==> flow/design.v (excerpt) <==
module cu_engine (
    input  clk, nrst,
    input  [71:0] filter, 
    input  [23:0] data_in,
    input  [ 8:0] pe_en_ctrl,
    output [15:0] pe_out
);
    reg [23:0] dff [0:1];
    wire [143:0] psum;
    pe pe00 (.clk(clk), .en(pe_en_ctrl[0]), .a(data_in[ 7: 0]), .b(filter[ 7: 0]), .out(psum[15: 0]));
    pe pe10 (.clk(clk), .en(pe_en_ctrl[1]), .a(data_in[15: 8]), .b(filter[15: 8]), .out(psum[31:16]));
    pe pe20 (.clk(clk), .en(pe_en_ctrl[2]), .a(data_in[23:16]), .b(filter[23:16]), .out(psum[47:32]));
    pe pe01 (.clk(clk), .en(pe_en_ctrl[3]), .a(dff[0][ 7: 0]), .b(filter[31:24]), .out(psum[63:48]));
    pe pe11 (.clk(clk), .en(pe_en_ctrl[4]), .a(dff[0][15: 8]), .b(filter[39:32]), .out(psum[79:64]));
    pe pe21 (.clk(clk), .en(pe_en_ctrl[5]), .a(dff[0][23:16]), .b(filter[47:40]), .out(psum[95:80]));
    pe pe02 (.clk(clk), .en(pe_en_ctrl[6]), .a(dff[1][ 7: 0]), .b(filter[55:48]), .out(psum[111: 96]));
    pe pe12 (.clk(clk), .en(pe_en_ctrl[7]), .a(dff[1][15: 8]), .b(filter[63:56]), .out(psum[127:112]));
  ...
make LEC_CHECK=0 ABC_AREA=1 CAP_MARGIN=0 CELL_PAD_IN_SITES_DETAIL_PLACEMENT=0 CELL_PAD_IN_SITES_GLOBAL_PLACEMENT=3 CORE_ASPECT_RATIO=0.91 CORE_MARGIN=2 CORE_UTILIZATION=32 CTS_CLUSTER_DIAMETER=210 GPL_ROUTABILITY_DRIVEN=0 GPL_TIMING_DRIVEN=1 MAX_ROUTING_LAYER=met4 MIN_ROUTING_LAYER=met1 SETUP_SLACK_MARGIN=0.21 SLEW_MARGIN=20 TNS_END_PERCENT=60 finish   # period 10.6 ns
run.sh (not shown) runs the stock make flow with config.mk's settings and CLKGATE_MAP_FILE=.
Then changed:
CELL_PAD_IN_SITES_DETAIL_PLACEMENT = 1   (was 0)
CTS_CLUSTER_DIAMETER = default   (was 210)
GPL_ROUTABILITY_DRIVEN = 1   (was 0)
SETUP_SLACK_MARGIN = 0.84   (was 0.21)
TNS_END_PERCENT = 50   (was 60)
clock period = 3.55 ns   (was 10.6 ns; I/O delays follow)
=> The changed run finished but failed the layout checks on setup timing. Sequential power increases to 2.9 times its value. Power increases to 4.5 times its value. Worst setup slack got worse by 4.7 ns. Clock skew increases by 0.011 ns. Routed wire length increases by 16%. Final cell count increases by 12%. Synthesized cell count does not change. Final area increases by 26%. Register-to-register slack got worse by 6.8 ns. Non-clock buffer count increases by 596. Combinational power increases to 4.9 times its value.
Then changed:
ABC_AREA = default   (was 1)
CAP_MARGIN = 20   (was 0)
CELL_PAD_IN_SITES_DETAIL_PLACEMENT = default   (was 1)
CELL_PAD_IN_SITES_GLOBAL_PLACEMENT = default   (was 3)
CORE_ASPECT_RATIO = default   (was 0.91)
CORE_UTILIZATION = 51   (was 32)
GPL_ROUTABILITY_DRIVEN = default   (was 1)
GPL_TIMING_DRIVEN = default   (was 1)
MAX_ROUTING_LAYER = default   (was met4)
MIN_ROUTING_LAYER = default   (was met1)
SETUP_SLACK_MARGIN = default   (was 0.84)
TNS_END_PERCENT = default   (was 50)
clock period = 5.78 ns   (was 3.55 ns; I/O delays follow)
Result: The new run ran to the end with violations: setup timing. Non-clock buffer count decreases by 501. Sequential share of layout area increases by 2.6 points. Design area decreases by 23%. Synthesized area decreases by 5.9%. Utilization increases by 13 points. First-iteration DRC count increases by 16%. Worst setup slack gains 1.4 ns. Power decreases by 61%.

========
The RTL this note starts from:
==> flow/design.v <==
module pe (
    input clk, en,
    input      [7:0] a, b,
    output reg [15:0] out
);
    always @(posedge clk) begin
        if (en) begin
            out <= a*b;
        end else begin  
            out <= 0;
        end
    end
endmodule
module cu_engine (
    input  clk, nrst,
    input  [71:0] filter, 
    input  [23:0] data_in,
    input  [ 8:0] pe_en_ctrl,
    output [15:0] pe_out
);
    reg [23:0] dff [0:1];
    wire [143:0] psum;
    pe pe00 (.clk(clk), .en(pe_en_ctrl[0]), .a(data_in[ 7: 0]), .b(filter[ 7: 0]), .out(psum[15: 0]));
    pe pe10 (.clk(clk), .en(pe_en_ctrl[1]), .a(data_in[15: 8]), .b(filter[15: 8]), .out(psum[31:16]));
    pe pe20 (.clk(clk), .en(pe_en_ctrl[2]), .a(data_in[23:16]), .b(filter[23:16]), .out(psum[47:32]));
    pe pe01 (.clk(clk), .en(pe_en_ctrl[3]), .a(dff[0][ 7: 0]), .b(filter[31:24]), .out(psum[63:48]));
    pe pe11 (.clk(clk), .en(pe_en_ctrl[4]), .a(dff[0][15: 8]), .b(filter[39:32]), .out(psum[79:64]));
    pe pe21 (.clk(clk), .en(pe_en_ctrl[5]), .a(dff[0][23:16]), .b(filter[47:40]), .out(psum[95:80]));
    pe pe02 (.clk(clk), .en(pe_en_ctrl[6]), .a(dff[1][ 7: 0]), .b(filter[55:48]), .out(psum[111: 96]));
    pe pe12 (.clk(clk), .en(pe_en_ctrl[7]), .a(dff[1][15: 8]), .b(filter[63:56]), .out(psum[127:112]));
    pe pe22 (.clk(clk), .en(pe_en_ctrl[8]), .a(dff[1][23:16]), .b(filter[71:64]), .out(psum[143:128]));
    always @(posedge clk) begin
        if (!nrst) begin
            dff[0] <= 0;
            dff[1] <= 0;
        end else begin
            dff[0] <= data_in;
            dff[1] <= dff[0]; 
        end
    end
    assign pe_out = psum[15:0] + psum[31:16] + psum[47:32] + psum[63:48] + psum[79:64] + psum[95:80] + psum[111:96] + psum[127:112] + psum[143:128];
endmodule
make LEC_CHECK=0 ABC_AREA=0 CAP_MARGIN=25 CELL_PAD_IN_SITES_GLOBAL_PLACEMENT=3 CORE_MARGIN=2 CORE_UTILIZATION=40 CTS_CLUSTER_DIAMETER=83 GPL_TIMING_DRIVEN=1 MIN_ROUTING_LAYER=met2 SLEW_MARGIN=20 TNS_END_PERCENT=80 finish   # period 9.81 ns
Rerun with:
Settings changed: ABC_AREA 0 to not set, CAP_MARGIN 25 to 20, CORE_MARGIN 2 to 4, CORE_UTILIZATION 40 to 36, CTS_CLUSTER_DIAMETER 83 to 52, GPL_ROUTABILITY_DRIVEN set to 1, MAX_ROUTING_LAYER set to met5, MIN_ROUTING_LAYER met2 to not set, TNS_END_PERCENT 80 to not set.
Clock period 9.81 ns to 6.05 ns, I/O delays scaled along.
Synthesized cell count stays the same.
Area after synthesis is unchanged.
Wire length barely changes.
Die area climbs by 14%.
Worst setup slack degrades by 2000 ps.
Design area climbs by 2.2%.
Sequential power climbs by 62%.
Power climbs by 72%.
Clock power climbs by 56%.
Core utilization drops by 3.5 points.
Rerun with:
Settings changed: CELL_PAD_IN_SITES_GLOBAL_PLACEMENT 3 to not set, CORE_MARGIN 4 to 2, CORE_UTILIZATION 36 to 66, CTS_CLUSTER_DIAMETER 52 to 148, CTS_CLUSTER_SIZE set to 98, GPL_ROUTABILITY_DRIVEN 1 to not set, GPL_TIMING_DRIVEN 1 to not set, MAX_ROUTING_LAYER met5 to not set.
Clock period 6.05 ns to 6.2 ns, I/O delays scaled along.
After rerunning:
- hold slack loses 13 ps
- synthesized area does not change
- synthesized cell count is unchanged
- routed wire length went down by 14%
- final area came out lower by 3.2%
- combinational power is lower by about 10%
Rerun with:
Settings changed: ABC_AREA set to 1, CORE_MARGIN 2 to 9, CORE_UTILIZATION 66 to 40, CTS_CLUSTER_DIAMETER 148 to 275, CTS_CLUSTER_SIZE 98 to not set, HOLD_SLACK_MARGIN set to 0.11, MIN_ROUTING_LAYER set to met2, PLACE_DENSITY_LB_ADDON set to 0.07, SLEW_MARGIN 20 to 10.
Outcome:
- routed wire length increases by a quarter to a third
- total power is higher by about a fifth
- combinational power climbs by a quarter to a third
- via count climbs by well over a third
- clock-buffer cell count came out lower by 2
- cell area is higher by a few percent
- worst setup slack improved by 19 ps
- clock power came out higher by roughly a tenth
- final cell count grows by a quarter to a third
- critical path depth shrinks by 3
- register-to-register slack improves by 190 ps
Rerun with:
Settings changed: ABC_AREA 1 to not set, CORE_MARGIN 9 to 2, CORE_UTILIZATION 40 to 11, CTS_CLUSTER_DIAMETER 275 to not set, HOLD_SLACK_MARGIN 0.11 to not set, MIN_ROUTING_LAYER met2 to not set, PLACE_DENSITY_LB_ADDON 0.07 to not set, SLEW_MARGIN 10 to 20.
Clock period 6.2 ns to 7.95 ns, I/O delays scaled along.
Effect:
- design area is higher by 4.4%
- routed wire length rises by 3.6%
- via count came out lower by 36%
- area after synthesis drops by 5.9%
- clock power goes down by 27%
- worst setup slack improved by 490 ps
- core utilization drops by 31 points
- global-route usage came out lower by 22 points
- clock-buffer cell count is unchanged

========
Starts from the design.v that is shown in full above.
Settings: LEC_CHECK=0, CAP_MARGIN=20, CORE_MARGIN=2, CORE_UTILIZATION=61, CTS_CLUSTER_DIAMETER=362, CTS_CLUSTER_SIZE=61, MAX_ROUTING_LAYER=met4, SLEW_MARGIN=20; clock period 4.86 ns.
The first run produced a layout that fails on negative setup slack.
Then changed:
--- a/flow/config.mk
+++ b/flow/config.mk
@@ -8,7 +8,4 @@
 export CAP_MARGIN = 20
 export CORE_MARGIN = 2
-export CORE_UTILIZATION = 61
-export CTS_CLUSTER_DIAMETER = 362
-export CTS_CLUSTER_SIZE = 61
-export MAX_ROUTING_LAYER = met4
+export CORE_UTILIZATION = 66
 export SLEW_MARGIN = 20
==> flow/constraint.sdc (replaced) <==
create_clock -name core_clock -period 5.08 [get_ports {clk}]
set_input_delay 1.0160 -clock core_clock [delete_from_list [all_inputs] [get_ports {clk}]]
set_output_delay 1.0160 -clock core_clock [all_outputs]
set_load 0.01 [all_outputs]
The changed run ran to the end with violations: negative setup slack.
Sequential cell count stays the same.
Die area shrinks by 7.4%.
Hold slack is worse by 0.011 ns.
Clock-buffer cell count grows by 3.
Power is estimated from default activity; no workload was simulated.
